## dlf_core
module dlf_core (
   input             clk,
   input             rstn,
   input             dlf_en,
   input  [4:0]      tdc_dout,
   input  [17:0]     dlf_a2,
   input  [17:0]     dlf_a3,
   input  [17:0]     dlf_b1,
   input  [17:0]     dlf_b2,
   input  [14:0]     dlf_sdm_nc_in,
   output [15:0]     dlf_out,
   output            dlf_valid
   );
Size: roughly 6800 cells after synthesis, about 260 flip-flops.
make LEC_CHECK=0 CAP_MARGIN=0 CORE_MARGIN=2 CORE_UTILIZATION=71 CTS_CLUSTER_SIZE=36 HOLD_SLACK_MARGIN=-0.05 SETUP_SLACK_MARGIN=4.05 SLEW_MARGIN=20 finish   # period 13.7 ns
run.sh (not shown) runs the stock make flow with config.mk's settings and CLKGATE_MAP_FILE=.
The first run ran to the end with violations: setup timing.
Rerun with:
Settings changed: CAP_MARGIN 0 to 20, CORE_UTILIZATION 71 to 40, CTS_CLUSTER_SIZE 36 to not set, HOLD_SLACK_MARGIN -0.05 to not set, SETUP_SLACK_MARGIN 4.05 to not set.
Clock period 13.7 ns to 25.0 ns, I/O delays scaled along.
This time the run completed with no timing, DRC or antenna violations.
Utilization came out lower by 41 points.
Via count is lower by 10%.
Flip-flop count is unchanged.
Non-clock buffer count decreases by 750.
Hold slack gets better by 0.0081 ns.
Design area decreases by 9.1%.
Cell count is higher by 1.6%.
Routed wire length decreases by 6.8%.
Setup slack gets better by 6.5 ns.
Rerun with:
Settings changed: SLEW_MARGIN 20 to 35, TNS_END_PERCENT set to 75.
Outcome: The new run produced a clean layout. Area after synthesis stays the same. Maximum frequency hardly moves. Synthesized cell count stays the same. Via count shrinks by 0.38%. Utilization stays flat.
Rerun with:
Settings changed: CTS_CLUSTER_DIAMETER set to 81, GPL_TIMING_DRIVEN set to 0, MAX_ROUTING_LAYER set to met4, SLEW_MARGIN 35 to 20, TNS_END_PERCENT 75 to 25.
- worst hold slack gets worse by 0.0091 ns
- die size does not change
- synthesized cell count stays the same
- worst setup slack gets worse by 0.60 ns
Rerun with:
Settings changed: ABC_AREA set to 1, CELL_PAD_IN_SITES_GLOBAL_PLACEMENT set to 2, CORE_ASPECT_RATIO set to 0.7, CORE_MARGIN 2 to 10, CTS_CLUSTER_DIAMETER 81 to 50, GPL_ROUTABILITY_DRIVEN set to 0, GPL_TIMING_DRIVEN 0 to not set, MIN_ROUTING_LAYER set to met1, PLACE_DENSITY set to 0.61, SLEW_MARGIN 20 to 30, TNS_END_PERCENT 25 to 15.
Fmax is higher by 3.6%; setup slack gets better by 0.85 ns; non-clock buffer count shrinks by 161; count of clock-buffer cells in the layout rises by 4.
Rerun with:
Settings changed: ABC_AREA 1 to not set, CELL_PAD_IN_SITES_GLOBAL_PLACEMENT 2 to not set, CORE_ASPECT_RATIO 0.7 to not set, CORE_MARGIN 10 to 2, CTS_CLUSTER_DIAMETER 50 to 102, CTS_CLUSTER_SIZE set to 13, GPL_ROUTABILITY_DRIVEN 0 to not set, MAX_ROUTING_LAYER met4 to not set, MIN_ROUTING_LAYER met1 to not set, PLACE_DENSITY 0.61 to not set, PLACE_DENSITY_LB_ADDON set to 0.05, SETUP_SLACK_MARGIN set to -1.29, SLEW_MARGIN 30 to 20, TNS_END_PERCENT 15 to not set.
The new run passed the timing, DRC and antenna checks.
Final area came out lower slightly.
Synthesized cell count is lower by a little under a tenth.
Worst hold slack stays flat.
Setup slack got worse by 0.26 ns.
Synthesized area is higher slightly.
Global-route usage decreases by 2.2 points.
Register-to-register slack gets worse by 0.30 ns.
Sequential cell count stays the same.
Clock-buffer cell count fell by 23.
Cell count drops by a little under a tenth.

Setup of north:
dlf_core again, from the RTL that the note above started with.
==> flow/config.mk <==
export PLATFORM = sky130hd
export DESIGN_NAME = dlf_core
export DESIGN_NICKNAME = dlf_core
export VERILOG_FILES = /design/flow/design.v
export SDC_FILE = /design/flow/constraint.sdc
export NUM_CORES = 4
export LEC_CHECK = 0
export ABC_AREA = 0
export CAP_MARGIN = 20
export CELL_PAD_IN_SITES_GLOBAL_PLACEMENT = 0
export CORE_ASPECT_RATIO = 0.71
export CORE_MARGIN = 2
export CORE_UTILIZATION = 71
export CTS_CLUSTER_DIAMETER = 143
export GPL_ROUTABILITY_DRIVEN = 1
export MAX_ROUTING_LAYER = met4
export MIN_ROUTING_LAYER = met1
export SETUP_SLACK_MARGIN = -1.32
export SLEW_MARGIN = 20
==> flow/constraint.sdc <==
create_clock -name core_clock -period 13.4 [get_ports {clk}]
set_input_delay 2.6800 -clock core_clock [delete_from_list [all_inputs] [get_ports {clk}]]
set_output_delay 2.6800 -clock core_clock [all_outputs]
set_load 0.01 [all_outputs]
Final checks on north, whose flow otherwise completed, came back failing, citing setup timing.
Here is what was changed in the inputs of south compared with north.
Settings: a deleted CTS_CLUSTER_DIAMETER that had been 143; a deleted MAX_ROUTING_LAYER that had been met4; a deleted CELL_PAD_IN_SITES_GLOBAL_PLACEMENT that had been 0; a deleted SETUP_SLACK_MARGIN that had been -1.32; a deleted ABC_AREA that had been 0; a deleted GPL_ROUTABILITY_DRIVEN that had been 1; a deleted MIN_ROUTING_LAYER that had been met1; a deleted CORE_ASPECT_RATIO that had been 0.71; a change of CORE_UTILIZATION from 71 to 52; a change of the clock period (ns, I/O delays scaled along) from 13.4 to 21.5.
## What came out
- STATUS run=north STAGES=ALL_DONE FINAL_CHECKS=FAILED CAUSE=setup timing
- south reached the final stage; the timing, DRC and antenna checks on its layout passed.
- Of south and north, it is south that has the higher sequential share of layout area.
- Going from north to south, detailed-routed wire length on met3 saw a decrease, utilization saw a decrease.
- Summary of south over north: clock skew comparable, cell area has decreased, stage delay of the slowest cell on the critical path decreased by 0.08 ns relative to the old numbers.
- south vs. north: detailed placer's ending HPWL went down by 7.4%; post-synthesis cell count was more or less identical.

== build 84 ==
dlf_core again, from the RTL that the note above started with.
make LEC_CHECK=0 ABC_AREA=0 CAP_MARGIN=20 CELL_PAD_IN_SITES_DETAIL_PLACEMENT=1 CELL_PAD_IN_SITES_GLOBAL_PLACEMENT=2 CORE_ASPECT_RATIO=1.46 CORE_MARGIN=3 CORE_UTILIZATION=40 CTS_CLUSTER_DIAMETER=235 GPL_ROUTABILITY_DRIVEN=0 MAX_ROUTING_LAYER=met4 MIN_ROUTING_LAYER=met1 PLACE_DENSITY_LB_ADDON=0.26 SETUP_SLACK_MARGIN=3.87 SLEW_MARGIN=35 TNS_END_PERCENT=25 finish   # period 15.5 ns
Final checks on build 84, whose flow otherwise completed, came back failing, citing setup timing.
#### Input delta (build 93 over build 84)
==> flow/config.mk <==
export PLATFORM = sky130hd
export DESIGN_NAME = dlf_core
export DESIGN_NICKNAME = dlf_core
export VERILOG_FILES = /design/flow/design.v
export SDC_FILE = /design/flow/constraint.sdc
export NUM_CORES = 4
export LEC_CHECK = 0
export CAP_MARGIN = 20
export CORE_MARGIN = 2
export CORE_UTILIZATION = 40
export SLEW_MARGIN = 20
==> flow/constraint.sdc <==
create_clock -name core_clock -period 27.5 [get_ports {clk}]
set_input_delay 5.5000 -clock core_clock [delete_from_list [all_inputs] [get_ports {clk}]]
set_output_delay 5.5000 -clock core_clock [all_outputs]
set_load 0.01 [all_outputs]
[summary]
Build 93: no failed stages, no open violations at the end. Setup clock skew after layout delta for build 93 relative to build 84: 0.0097 ns higher. Diff build 84 -> build 93: global-route usage shows a reduction of 5.0 points, count of antenna diodes in the layout shows an increase of 8, highest fanout seen on the critical path shows an increase of 21. Build 93 has hold path depth above what build 84 had. Going from build 84 to build 93, via count of the routed design moved down; clock-pin slew on the worst setup and hold paths stayed essentially flat.
Setup changes, build 93 to build 87
--- a/flow/config.mk
+++ b/flow/config.mk
@@ -9,3 +9,3 @@
 export CORE_MARGIN = 2
-export CORE_UTILIZATION = 40
+export CORE_UTILIZATION = 22
 export SLEW_MARGIN = 20
==> flow/constraint.sdc <==
create_clock -name core_clock -period 32.9 [get_ports {clk}]
set_input_delay 6.5800 -clock core_clock [delete_from_list [all_inputs] [get_ports {clk}]]
set_output_delay 6.5800 -clock core_clock [all_outputs]
set_load 0.01 [all_outputs]
- Floorplan die height up 140 microns in build 87 wrt build 93
- [build 87 vs build 93] post-placement cell count: higher in build 87
- Between build 87 and build 93, the difference in total number of nets in the final design is negligible.
Setup changes, build 87 to build 10
--- a/flow/config.mk
+++ b/flow/config.mk
@@ -9,3 +9,5 @@
 export CORE_MARGIN = 2
-export CORE_UTILIZATION = 22
+export CORE_UTILIZATION = 40
+export CTS_CLUSTER_DIAMETER = 81
+export GPL_TIMING_DRIVEN = 0
 export SLEW_MARGIN = 20
==> flow/constraint.sdc <==
create_clock -name core_clock -period 25.0 [get_ports {clk}]
set_input_delay 5.0000 -clock core_clock [delete_from_list [all_inputs] [get_ports {clk}]]
set_output_delay 5.0000 -clock core_clock [all_outputs]
set_load 0.01 [all_outputs]
Notes after the runs:
Build 10 — clock latency at the later pin of the worst-skew pair 0.02 ns higher, build 87 as reference
Build 10 against build 87: design area fell by 1100 sq um; number of detailed-routing iterations run before antenna repair rose by 1; total die size fell by 45%.
Compared to build 87, the routing of build 10 uses more wire.
Combined flip-flop and latch cell area: build 87 vs build 10 — no meaningful difference
NOTE: global-route usage in build 10 exceeds that of build 87
Via count (lower): build 87

Starting RTL as in the previous note.
// dlf_core
module dlf_core (
   input             clk,
   input             rstn,
   input             dlf_en,
   input  [4:0]      tdc_dout,
   input  [17:0]     dlf_a2,
   input  [17:0]     dlf_a3,
   input  [17:0]     dlf_b1,
   input  [17:0]     dlf_b2,
   input  [14:0]     dlf_sdm_nc_in,
   output [15:0]     dlf_out,
   output            dlf_valid
   );
   wire signed [5:0]  dec_in;
   wire signed [20:0] dec_out;
   wire signed [15:0] dec_out_slc;
   wire signed [15:0] dlf_sdm_nc_in_ext;
   wire signed [15:0] dlf_in;
   wire signed [15:0] lf_out;
   wire               dec_ce;
   reg  [15:0]        dlf_out_r;
   reg                dlf_valid_r;
   assign dec_in = tdc_dout - 6'sd16;
   assign dlf_sdm_nc_in_ext = {1'b0,dlf_sdm_nc_in};
   assign dec_out_slc = dec_out[20:5];
   assign dlf_in = dec_out_slc - dlf_sdm_nc_in_ext;
   decimator decimator_1(
			 .clk(clk),
			 .enable(dlf_en),
			 .rstn(rstn),
			 .filter_in(dec_in),
			 .filter_out(dec_out),
			 .ce_out(dec_ce)
			 );
   loop_filter loop_filter_1(
			     .clk(clk),
			     .rstn(rstn),
			     .enable(dec_ce),
			     .filter_in(dlf_in),
			     .ceout(),
			     .filter_out(lf_out),
			     .a2(dlf_a2),
			     .a3(dlf_a3),
			     .b1(dlf_b1),
			     .b2(dlf_b2)
			     );
   always @(posedge clk or negedge rstn) begin
      if (rstn == 1'b0) begin
	 dlf_out_r <= 16'd0;
	 dlf_valid_r <= 1'b0;
      end
      else begin
  ...
==> flow/config.mk <==
export PLATFORM = sky130hd
export DESIGN_NAME = dlf_core
export DESIGN_NICKNAME = dlf_core
export VERILOG_FILES = /design/flow/design.v
export SDC_FILE = /design/flow/constraint.sdc
export NUM_CORES = 4
export LEC_CHECK = 0
export CAP_MARGIN = 35
export CORE_ASPECT_RATIO = 1.0
export CORE_MARGIN = 2
export CORE_UTILIZATION = 16
export CTS_CLUSTER_SIZE = 49
export HOLD_SLACK_MARGIN = 0.22
export MIN_ROUTING_LAYER = met2
export PLACE_DENSITY_LB_ADDON = 0.29
export SETUP_SLACK_MARGIN = 0.53
export SLEW_MARGIN = 15
export TNS_END_PERCENT = 80
==> flow/constraint.sdc <==
create_clock -name core_clock -period 38.0 [get_ports {clk}]
set_input_delay 7.6000 -clock core_clock [delete_from_list [all_inputs] [get_ports {clk}]]
set_output_delay 7.6000 -clock core_clock [all_outputs]
set_load 0.01 [all_outputs]
The first run finished clean.
Rerun with:
Settings changed: CAP_MARGIN 35 to 20, CORE_ASPECT_RATIO 1.0 to unset, CORE_UTILIZATION 16 to 71, CTS_CLUSTER_SIZE 49 to unset, HOLD_SLACK_MARGIN 0.22 to -0.05, MIN_ROUTING_LAYER met2 to unset, PLACE_DENSITY_LB_ADDON 0.29 to unset, SETUP_SLACK_MARGIN 0.53 to unset, SLEW_MARGIN 15 to 20, TNS_END_PERCENT 80 to unset.
Clock period 38.0 ns to 13.7 ns, I/O delays scaled along.
Outcome: With this change the flow finished but failed the layout checks on setup timing. Via count shrinks by about a fifth. Die area shrinks by well over a third. Register-to-register slack is worse by 21 ns. Utilization rose by 66 points. Wire length shrinks by roughly a tenth.
Rerun with:
Settings changed: CORE_UTILIZATION 71 to 40, HOLD_SLACK_MARGIN -0.05 to unset.
Clock period 13.7 ns to 24.1 ns, I/O delays scaled along.
Effect: With this change the flow completed without violations; synthesized area does not change; sequential share of layout area came out higher by 0.82 points; first-iteration DRC count is lower by 24%; count of clock-buffer cells in the layout falls by 1; routed wire length goes down by 4.9%; cell area fell by 8.3%; die size rose by 76%; worst hold slack degrades by 0.0065 ns; setup slack improved by 6.1 ns; flip-flop count stays the same; synthesized cell count is unchanged.
Rerun with:
Settings changed: CORE_UTILIZATION 40 to 72, MAX_ROUTING_LAYER set to met4.
Clock period 24.1 ns to 16.3 ns, I/O delays scaled along.
Outcome: This time the run completed, yet does not pass: setup timing; sequential cell count does not change; routed wire length grows by 9.0%; sequential share of layout area went down by 0.87 points; register-to-register slack is worse by 5.9 ns; setup slack got worse by 4.0 ns; global-route usage goes up by 19 points; final area rises by 9.7%.
Rerun with:
Settings changed: CAP_MARGIN 20 to 5, HOLD_SLACK_MARGIN set to -0.04, MAX_ROUTING_LAYER met4 to unset, SETUP_SLACK_MARGIN set to -1.09.
Clock period 16.3 ns to 15.9 ns, I/O delays scaled along.
The changed run finished but fails on setup timing.
Setup slack loses 0.24 ns.
Global-route usage decreases by 1.1 points.
Rerun with:
Settings changed: CAP_MARGIN 5 to 20, CORE_UTILIZATION 72 to 52, HOLD_SLACK_MARGIN -0.04 to unset, SETUP_SLACK_MARGIN -1.09 to unset.
Clock period 15.9 ns to 12.7 ns, I/O delays scaled along.
What happened: The new run completed and failed the layout checks on setup timing; wire length falls by 4.6%; via count falls by 4.8%; count of clock-buffer cells in the layout rises by 3.
